==> inputs of run B <==
==> flow/design.v <==
module Decoder_2_to_4_Unit
(
    input   wire    [3 : 0] alu_fun,     
    output  reg     arith_En,
    output  reg     logic_En,
    output  reg     cmp_En,
    output  reg     shift_En
);
wire    [1:0]   alu_fun_MSBs = alu_fun[3:2];
always @ (*)
    begin
        case (alu_fun_MSBs)
        2'b00 : begin
                    arith_En = 1'b1;    
                    logic_En = 1'b0;
                    cmp_En = 1'b0;
                    shift_En = 1'b0;
                end 
        2'b01 : begin
                    arith_En = 1'b0;   
                    logic_En = 1'b1;    
                    cmp_En = 1'b0;
                    shift_En = 1'b0;
                end 
        2'b10 : begin
                    arith_En = 1'b0;   
                    logic_En = 1'b0;
                    cmp_En = 1'b1;      
                    shift_En = 1'b0;
                end 
        2'b11 : begin
                    arith_En = 1'b0;   
                    logic_En = 1'b0;
                    cmp_En = 1'b0;
                    shift_En = 1'b1;    
                end 
        endcase
    end
endmodule
module Arithmetic_Unit #(parameter Data_In_Width = 16)
(
    input   wire    signed  [Data_In_Width-1 : 0]    A_in ,      
    input   wire    signed  [Data_In_Width-1 : 0]    B_in ,      
    input   wire                          [3 : 0]    alu_fun,    
    input   wire                                     CLK_in,
    input   wire                                     RST_in,
    input   wire                                     arith_En,
    output  reg         [(2*Data_In_Width)-1 : 0]    arith_out,  
    output  reg                                      arith_flag,
    output  reg                                      over_flow
);
wire    [1:0]   alu_fun_LSBs = alu_fun[1:0];      
reg     [(2*Data_In_Width)-1 : 0]   arith_out_comb;
reg     arith_flag_comb;
reg     over_flow_comb;
always @ (posedge CLK_in or negedge RST_in)   
    begin
        if (!RST_in)
            begin
               arith_out  <= 'sb0; 
               arith_flag <= 1'b0;
               over_flow  <= 1'b0;
            end
        else
            begin
                arith_out  <= arith_out_comb;
                arith_flag <= arith_flag_comb;
                over_flow  <= over_flow_comb;
            end
    end
always @ (*)
    begin
        if (arith_En)
            begin
                arith_flag_comb = 1'b1;
                case (alu_fun_LSBs)
                    2'b00 : {over_flow_comb , arith_out_comb} = A_in + B_in ;
                    2'b10 : {over_flow_comb , arith_out_comb} = A_in * B_in ;
                    2'b01 : {over_flow_comb , arith_out_comb} = A_in - B_in ;
                    2'b11 : begin over_flow_comb = 1'b0; arith_out_comb = (B_in != 'sb0) ? A_in / B_in : 'sb0 ; end   
                endcase
            end
        else
            begin
                arith_flag_comb = 1'b0;
                arith_out_comb = 'sb0;
                over_flow_comb = 1'b0;
            end
    end
endmodule
module Logic_Unit #(parameter Data_In_Width = 16) 
(
    input   wire    [Data_In_Width-1 : 0]    A_in ,    
    input   wire    [Data_In_Width-1 : 0]    B_in ,    
    input   wire                  [3 : 0]    alu_fun,  
    input   wire                             CLK_in,
    input   wire                             RST_in,
    input   wire                             logic_En,
    output  reg    [Data_In_Width-1 : 0]     logic_out, 
    output  reg                              logic_flag
);
wire    [1:0]   alu_fun_LSBs = alu_fun[1:0];      
reg     [Data_In_Width-1 : 0]   logic_out_comb;
reg     logic_flag_comb;
always @ (posedge CLK_in or negedge RST_in)       
    begin
        if (!RST_in)
            begin
                logic_out  <= 'b0;
                logic_flag <= 1'b0;
            end
        else
            begin
                logic_out  <= logic_out_comb;
                logic_flag <= logic_flag_comb;
            end
    end
always @ (*)
    begin
        if (logic_En)
            begin
                logic_flag_comb = 1'b1;
                case (alu_fun_LSBs)
                2'b00 : logic_out_comb = A_in & B_in;    
                2'b01 : logic_out_comb = A_in | B_in;    
                2'b10 : logic_out_comb = ~(A_in & B_in);     
                2'b11 : logic_out_comb = ~(A_in | B_in);     
                endcase
            end
        else
            begin
                logic_flag_comb = 1'b0;
                logic_out_comb = 'b0;
            end
    end
endmodule
module CMP_Unit #(parameter Data_In_Width = 16)
(
    input   wire    signed  [Data_In_Width-1 : 0]    A_in ,      
    input   wire    signed  [Data_In_Width-1 : 0]    B_in ,      
    input   wire                          [3 : 0]    alu_fun,    
    input   wire                                     CLK_in,
    input   wire                                     RST_in,
    input   wire                                     cmp_En,
    output  reg             [1 : 0]                  cmp_out,
    output  reg                                      cmp_flag
);
wire    [1 : 0]   alu_fun_LSBs = alu_fun[1:0];      
reg     [1 : 0]   cmp_out_comb;
reg     cmp_flag_comb;
always @ (posedge CLK_in or negedge RST_in)
    begin
        if (!RST_in)
            begin
                cmp_out  <= 'sb0;
                cmp_flag <= 1'b0;
            end
        else
            begin
                cmp_out  <= cmp_out_comb;
                cmp_flag <= cmp_flag_comb;
            end
    end
always @ (*)
    begin
        if (cmp_En)
            begin
                case (alu_fun_LSBs)
                2'b00 : begin
                            cmp_flag_comb = 1'b0;
                            cmp_out_comb = 'sb0;
                        end
                2'b01 : begin
                            cmp_flag_comb = 1'b1;
                            cmp_out_comb = (A_in == B_in) ? 'sd1 : 'sd0;
                        end
                2'b10 : begin
                            cmp_flag_comb = 1'b1;
                            cmp_out_comb = (A_in > B_in) ?  'sd2 : 'sd0;
                        end
                2'b11 : begin   
                            cmp_flag_comb = 1'b1;
                            cmp_out_comb = (A_in < B_in) ?  'sd3 : 'sd0;
                        end
                endcase
            end
        else
            begin
                cmp_flag_comb = 1'b0;
                cmp_out_comb = 'sb0;
            end
    end
endmodule
module Shift_unit #(parameter Data_In_Width = 16)
(
    input   wire    signed  [Data_In_Width-1 : 0]    A_in ,      
    input   wire    signed  [Data_In_Width-1 : 0]    B_in ,      
    input   wire                          [3 : 0]    alu_fun,    
    input   wire                                     CLK_in,
    input   wire                                     RST_in,
    input   wire                                     shift_En,
    output  reg     signed  [Data_In_Width-1 : 0]    shift_out, 
    output  reg                                      shift_flag
);
wire    [1:0]   alu_fun_LSBs = alu_fun[1:0];      
reg     [Data_In_Width-1 : 0]   shift_out_comb;
reg     shift_flag_comb;
always @ (posedge CLK_in or negedge RST_in)
    begin
        if (!RST_in)
            begin
                shift_out  <= 'sb0;
                shift_flag <= 1'b0;
            end
        else
            begin
                shift_out  <= shift_out_comb;
                shift_flag <= shift_flag_comb;
            end
    end
always @ (*)
    begin
        if (shift_En)
            begin
                shift_flag_comb = 1'b1;
                case (alu_fun_LSBs)
                2'b00 : shift_out_comb = (A_in >> 1'b1);    
                2'b01 : shift_out_comb = (A_in << 1'b1);    
                2'b10 : shift_out_comb = (B_in >> 1'b1);    
                2'b11 : shift_out_comb = (B_in << 1'b1);    
                endcase
            end
        else
            begin
                shift_flag_comb = 1'b0;
                shift_out_comb = 'sb0;
            end
    end
endmodule
module ALU_Top #(parameter Data_In_Width = 16)
(
    input   wire            [Data_In_Width-1 : 0]    A ,      
    input   wire            [Data_In_Width-1 : 0]    B ,      
    input   wire                          [3 : 0]    ALU_FUN,   
    input   wire                                     CLK,
    input   wire                                     RST,
    output  wire      [(2*Data_In_Width)-1 : 0]      Arith_OUT,   
    output  wire                                     Arith_Flag,
    output  wire            [Data_In_Width-1 : 0]    Logic_OUT, 
    output  wire                                     Logic_Flag,
    output  wire                          [1 : 0]    CMP_OUT,
    output  wire                                     CMP_Flag,
    output  wire            [Data_In_Width-1 : 0]    Shift_OUT, 
    output  wire                                     Shift_Flag
);
wire    Arith_Enable;
wire    Logic_Enable;
wire    CMP_Enable;
wire    Shift_Enable;
wire    Over_Flow;
Decoder_2_to_4_Unit ins_Decoder_2_to_4_Unit (
    .alu_fun (ALU_FUN),
    .arith_En (Arith_Enable),
    .logic_En (Logic_Enable),
    .cmp_En (CMP_Enable),
    .shift_En (Shift_Enable)
);
Arithmetic_Unit ins_Arithmetic_Unit (
    .A_in (A),
    .B_in (B),
    .alu_fun (ALU_FUN),
    .CLK_in (CLK),
    .RST_in (RST),
    .arith_En (Arith_Enable),
    .arith_out (Arith_OUT),
    .arith_flag (Arith_Flag),
    .over_flow (Over_Flow)
);
Logic_Unit ins_Logic_unit (
    .A_in (A),
    .B_in (B),
    .alu_fun (ALU_FUN),
    .CLK_in (CLK),
    .RST_in (RST),
    .logic_En (Logic_Enable),
    .logic_out (Logic_OUT),
    .logic_flag (Logic_Flag)
);
CMP_Unit ins_CMP_Unit (
    .A_in (A),
    .B_in (B),
    .alu_fun  (ALU_FUN),
    .CLK_in (CLK),
    .RST_in (RST),
    .cmp_En (CMP_Enable),
    .cmp_out (CMP_OUT),
    .cmp_flag (CMP_Flag)
);
Shift_unit ins_Shift_Unit (
    .A_in (A),
    .B_in (B),
    .alu_fun  (ALU_FUN),
    .CLK_in (CLK),
    .RST_in (RST),
    .shift_En (Shift_Enable),
    .shift_out (Shift_OUT),
    .shift_flag (Shift_Flag)
);
endmodule
==> flow/run.sh <==
#!/bin/bash
# the make line also repeats each setting of config.mk as NAME=value (left out here)
make -C /OpenROAD-flow-scripts/flow DESIGN_CONFIG=/design/flow/config.mk WORK_HOME=/design/flow/orfs CLKGATE_MAP_FILE= finish
==> flow/config.mk <==
export PLATFORM = sky130hd
export DESIGN_NAME = ALU_Top
export DESIGN_NICKNAME = ALU_Top
export VERILOG_FILES = /design/flow/design.v
export SDC_FILE = /design/flow/constraint.sdc
export NUM_CORES = 4
export LEC_CHECK = 0
export ABC_AREA = 1
export CAP_MARGIN = 40
export CORE_ASPECT_RATIO = 1.42
export CORE_MARGIN = 2
export CORE_UTILIZATION = 72
export CTS_CLUSTER_SIZE = 98
export PLACE_DENSITY = 0.43
export SLEW_MARGIN = 20
export TNS_END_PERCENT = 10
==> flow/constraint.sdc <==
create_clock -name core_clock -period 61.1 [get_ports {CLK}]
set_input_delay 12.2200 -clock core_clock [delete_from_list [all_inputs] [get_ports {CLK}]]
set_output_delay 12.2200 -clock core_clock [all_outputs]
set_load 0.01 [all_outputs]
==> inputs of run Z, as changes to run B <==
Settings changed: ABC_AREA 1 to unset, CELL_PAD_IN_SITES_GLOBAL_PLACEMENT set to 0, CORE_ASPECT_RATIO 1.42 to unset, CORE_UTILIZATION 72 to 58, CTS_CLUSTER_SIZE 98 to unset, PLACE_DENSITY 0.43 to unset, TNS_END_PERCENT 10 to 5.
==> flow/constraint.sdc (replaced) <==
create_clock -name core_clock -period 73.3 [get_ports {CLK}]
set_input_delay 14.6600 -clock core_clock [delete_from_list [all_inputs] [get_ports {CLK}]]
set_output_delay 14.6600 -clock core_clock [all_outputs]
set_load 0.01 [all_outputs]
==> qor summary <==
quantity	run B	run Z
Die height	294 um	280 um
FP Util	72.6%	58.5%
Placed cell count	8956	8955
Run status	stopped before the end	stopped before the end
Last stage reached	clock tree synthesis (4_1_cts)	global routing (5_1_grt)
Complex-gate fraction of the synthesized area	16.3%	26.7%
Share of synthesized cell area in full adder, half adder and majority cells	31.8%	30.7%
Post-Synth XOR/XNOR Area	8.52%	8.78%
Post-Synthesis Cell Area	42700 um2	44300 um2
Simple share	25.6%	20.7%
Number of cell instances after yosys synthesis	6489	5930
Most popular library cell in the synthesized design by count	sky130_fd_sc_hd__nand2_1	sky130_fd_sc_hd__ha_1
Die area	61300 um2	78500 um2
Register share after synthesis	4.10%	3.96%
Synth Instances	6489	5930
Syn avg cell area	6.58 um2	7.47 um2
